==> inputs of zinc <==
## MazeRunner
module MazeRunner(clk,RST_n,SS_n,MOSI,MISO,SCLK,PWMR,PWML,
                  DIRR,DIRL,IR_EN,BMPL_n,BMPR_n,buzz,
				  buzz_n,RX,LED);
  input clk;		 
  input RST_n;		 
  output SS_n;		 
  output MOSI;		 
  output SCLK;		 
  input MISO;		 
  output PWMR;		 
  output PWML;		 
  output DIRR;		 
  output DIRL;		 
  output IR_EN;		 
  input BMPL_n;		 
  input BMPR_n;		 
  output buzz;		 
  output buzz_n;
  input RX;			 
  output [7:0] LED;	 
  wire rst_n;		 
  wire send_resp;	 
  wire cmd_rdy;		 
  wire [15:0] cmd;	 
  wire clr_cmd_rdy;	 
  wire [11:0] IR_R0,IR_R1,IR_R2,IR_R3;
  wire [11:0] IR_L0,IR_L1,IR_L2,IR_L3;
  wire moving;
  wire IR_vld;					 
  wire line_present;		 
  wire err_vld;				 
  wire go;
  wire [15:0] err_raw;		 
  wire [15:0] err_opn_lp;	 
  wire [15:0] error;		 
  wire signed [11:0] lft_spd,rght_spd;
  wire bmp_raw;				 
  localparam FAST_SIM = 1;		 
  rst_synch iRST(.clk(clk),.RST_n(RST_n),.rst_n(rst_n));
  mtr_drv iDRV(.clk(clk), .rst_n(rst_n), .lft_duty(lft_spd), .rght_duty(rght_spd), .DIRL(DIRL), .DIRR(DIRR), .PWML(PWML), .PWMR(PWMR));
  IR_intf #(.FAST_SIM(FAST_SIM)) iINTF(.clk(clk), .rst_n(rst_n), .IR_R0(IR_R0), .IR_R1(IR_R1), .IR_R2(IR_R2), .IR_R3(IR_R3), .IR_L0(IR_L0), .IR_L1(IR_L1), .IR_L2(IR_L2), .IR_L3(IR_L3), .IR_en(IR_EN), .IR_vld(IR_vld), .line_present(line_present), .SS_n(SS_n), .SCLK(SCLK), .MOSI(MOSI), .MISO(MISO));
  err_compute iERR(.error(err_raw), .err_vld(err_vld), .IR_R0(IR_R0), .IR_L0(IR_L0), .IR_R1(IR_R1), .IR_L1(IR_L1), .IR_R2(IR_R2), .IR_L2(IR_L2), .IR_R3(IR_R3), .IR_L3(IR_L3), .IR_vld(IR_vld), .clk(clk), .rst_n(rst_n));
  ...
make LEC_CHECK=0 ABC_AREA=1 CAP_MARGIN=20 CELL_PAD_IN_SITES_DETAIL_PLACEMENT=2 CELL_PAD_IN_SITES_GLOBAL_PLACEMENT=1 CORE_MARGIN=2 CORE_UTILIZATION=16 CTS_CLUSTER_DIAMETER=77 CTS_CLUSTER_SIZE=40 GPL_ROUTABILITY_DRIVEN=0 GPL_TIMING_DRIVEN=0 HOLD_SLACK_MARGIN=0.19 MAX_ROUTING_LAYER=met5 MIN_ROUTING_LAYER=met2 PLACE_DENSITY=0.57 SETUP_SLACK_MARGIN=-0.12 SLEW_MARGIN=5 TNS_END_PERCENT=55 finish   # period 13.5 ns
run.sh (not shown) runs the stock make flow with config.mk's settings and CLKGATE_MAP_FILE=.
==> inputs of fjord, as changes to zinc <==
==> flow/config.mk (replaced) <==
export PLATFORM = sky130hd
export DESIGN_NAME = MazeRunner
export DESIGN_NICKNAME = MazeRunner
export VERILOG_FILES = /design/flow/design.v
export SDC_FILE = /design/flow/constraint.sdc
export NUM_CORES = 4
export LEC_CHECK = 0
export CAP_MARGIN = 20
export CORE_MARGIN = 2
export CORE_UTILIZATION = 40
export PLACE_DENSITY = 0.6
export SLEW_MARGIN = 20
==> flow/constraint.sdc (replaced) <==
create_clock -name core_clock -period 7.84 [get_ports {clk}]
set_input_delay 1.5680 -clock core_clock [delete_from_list [all_inputs] [get_ports {clk}]]
set_output_delay 1.5680 -clock core_clock [all_outputs]
set_load 0.01 [all_outputs]
==> inputs of cedar, as changes to zinc <==
==> flow/config.mk (replaced) <==
export PLATFORM = sky130hd
export DESIGN_NAME = MazeRunner
export DESIGN_NICKNAME = MazeRunner
export VERILOG_FILES = /design/flow/design.v
export SDC_FILE = /design/flow/constraint.sdc
export NUM_CORES = 4
export LEC_CHECK = 0
export ABC_AREA = 1
export CAP_MARGIN = 20
export CORE_MARGIN = 2
export CORE_UTILIZATION = 70
export PLACE_DENSITY = 0.6
export SLEW_MARGIN = 20
==> flow/constraint.sdc (replaced) <==
create_clock -name core_clock -period 5.68 [get_ports {clk}]
set_input_delay 1.1360 -clock core_clock [delete_from_list [all_inputs] [get_ports {clk}]]
set_output_delay 1.1360 -clock core_clock [all_outputs]
set_load 0.01 [all_outputs]
==> changes_impl.md <==
### Metrics

* Sequential share of power at 0.543
* H-tree depth at 1
* Reg2Reg Capture Point: iDRV.rght_PWM.cnt[6]
* Status: no timing/DRC/antenna violations
* Top Metal Used: met5
That was zinc.
==> changes_impl.md <==
### Metrics

* Setup Skew at 0.0327 ns
* Max stage delay cell, worst path: a2111oi_0
* Gr usage total at 0.170
* Status: no timing/DRC/antenna violations
* Reg2Reg Capture Point: iPID.D_term_flopped[14]
* Post-synthesis sequential area ratio at 0.473
* Storage cell area at 10400 sq um
* Top comb family, area: simple AND/OR/NAND/NOR gates
* H-tree depth at 2
* Top Metal Used: met4
That was fjord.
==> changes_impl.md <==
### Metrics

* Status: complete, but fails checks
* Reg2Reg Capture Point: iPID.D_term_flopped[13]
* H-tree depth at 2
* Layout check fault list: negative setup slack
* Sequential share of power at 0.526
* Beginning of the worst hold path: iRST.ff1
* Slack of the critical path at -0.132 ns
* Drt wl/cell at between 15 and 20 um
* Final setup violation count at 3
* Top Metal Used: met4
That was cedar.
Power is estimated from default activity; no workload was simulated.
